==> v7: inputs <==
Design Topmodule, start of the top module:
module Topmodule(
    input wire Clk,
    input wire Data,
    input wire Reset,
    input wire En,
    output reg Out
    );
	 wire Out_scrambler;
	 wire Out_descrambler;
	 wire Out_convendcoder;
	 wire Out_viterbi;
	 wire Out_interleaver;
	 wire Out_deinterleaver;
	 reg [9:0] counter;
	 Scrambler_control Scrambler (
    .Clk(Clk), 
    .MAC_Data(Data), 
    .Reset(Reset), 
    .En(En), 
    .Out(Out_scrambler)
    );
	 convencoder_control convendcoder (
    .Clk(Clk), 
    .Reset(Reset), 
    .En(En), 
    .Data(Out_scrambler), 
    .kout(Out_convendcoder)
    );
	 control_interleaver interleaved (
    .Clk(Clk), 
    .Reset(Reset), 
    .En(En), 
    .Data(Out_convendcoder), 
    .Out(Out_interleaver)
    );
	 control_deinterleaver deinterleaved (
    .Clk(Clk), 
    .Reset(Reset), 
    .En(En), 
    .Data(Out_interleaver), 
    .Out(Out_deinterleaver) 
    );
	 viterbicontrol vit (
    .Data(Out_deinterleaver), 
    .Clk(Clk), 
    .En(En), 
    .Reset(Reset), 
    .Out(Out_viterbi)
    );
	 Descrambler_control Descrambler (
    .Clk(Clk),  
    .Reset(Reset), 
    .En(En), 
    .Data(Out_viterbi), 
    .Out(Out_descrambler)
    );
	always@ (posedge Clk)begin
		if(~En || Reset) begin
			Out <= 1'b0;
			counter <= 10'b0;
		end
		else 
			Out <= Out_descrambler;
	end
endmodule
Settings: LEC_CHECK=0, CAP_MARGIN=20, CELL_PAD_IN_SITES_DETAIL_PLACEMENT=1, CORE_MARGIN=2, CORE_UTILIZATION=42, CTS_CLUSTER_DIAMETER=22, CTS_CLUSTER_SIZE=32, GPL_ROUTABILITY_DRIVEN=1, GPL_TIMING_DRIVEN=1, MIN_ROUTING_LAYER=met2, PLACE_DENSITY=0.36, SETUP_SLACK_MARGIN=-0.85, SLEW_MARGIN=10; clock period 8.95 ns.
run.sh (not shown) runs the stock make flow with config.mk's settings and CLKGATE_MAP_FILE=.
==> inputs of v27, as changes to v7 <==
CELL_PAD_IN_SITES_DETAIL_PLACEMENT = unset   (was 1)
CORE_UTILIZATION = 40   (was 42)
CTS_CLUSTER_DIAMETER = unset   (was 22)
CTS_CLUSTER_SIZE = unset   (was 32)
GPL_ROUTABILITY_DRIVEN = unset   (was 1)
GPL_TIMING_DRIVEN = unset   (was 1)
MIN_ROUTING_LAYER = unset   (was met2)
PLACE_DENSITY = unset   (was 0.36)
SETUP_SLACK_MARGIN = unset   (was -0.85)
SLEW_MARGIN = 20   (was 10)
==> flow/constraint.sdc (replaced) <==
create_clock -name core_clock -period 11.2 [get_ports {Clk}]
set_input_delay 2.2400 -clock core_clock [delete_from_list [all_inputs] [get_ports {Clk}]]
set_output_delay 2.2400 -clock core_clock [all_outputs]
set_load 0.01 [all_outputs]
==> impl_results.html <==
<h3>Flow metrics</h3>
<table>
<tr><th>Metric</th><th>Value</th></tr>
<tr><th colspan="2">Clock tree</th></tr>
<tr><td>Resize count post-CTS</td><td>11</td></tr>
<tr><th colspan="2">Detailed routing</th></tr>
<tr><td>Wl on met1</td><td>0 um</td></tr>
<tr><th colspan="2">Timing</th></tr>
<tr><td>Final worst clock skew</td><td>0.05520 ns</td></tr>
<tr><td>Count of endpoints failing setup in the final report</td><td>1</td></tr>
<tr><td>Worst setup slack after layout</td><td>-0.7326 ns</td></tr>
<tr><th colspan="2">Layout</th></tr>
<tr><td>Nonclk buf count</td><td>approximately 160</td></tr>
<tr><td>Multi-input combinational cell area</td><td>28890 sq um</td></tr>
<tr><th colspan="2">Status</th></tr>
<tr><td>Layout Check Fails</td><td>setup timing</td></tr>
<tr><td>Status</td><td>finished with violations</td></tr>
<tr><th colspan="2">Floorplan</th></tr>
<tr><td>Total die size</td><td>113000 sq um</td></tr>
</table>
[end of results for v7]
==> impl_results.html <==
<h3>Flow metrics</h3>
<table>
<tr><th>Metric</th><th>Value</th></tr>
<tr><th colspan="2">Status</th></tr>
<tr><td>Status</td><td>complete, no violations</td></tr>
<tr><th colspan="2">Timing</th></tr>
<tr><td>Worst setup slack after layout</td><td>approximately 0.76 ns</td></tr>
<tr><td>Count of endpoints failing setup in the final report</td><td>0</td></tr>
<tr><td>Post-layout minimum cycle time</td><td>between 10 and 15 ns</td></tr>
<tr><th colspan="2">Layout</th></tr>
<tr><td>Multi-input combinational cell area</td><td>~29000 sq um</td></tr>
<tr><td>Nonclk buf count</td><td>~72</td></tr>
<tr><th colspan="2">Detailed routing</th></tr>
<tr><td>Remaining number of nets flagged by the antenna check after routing</td><td>0</td></tr>
<tr><td>Wl on met1</td><td>61430 um</td></tr>
<tr><th colspan="2">Clock tree</th></tr>
<tr><td>Resize count post-CTS</td><td>0</td></tr>
<tr><th colspan="2">Floorplan</th></tr>
<tr><td>Number of tap cells added at floorplan</td><td>1512</td></tr>
</table>
[end of results for v27]
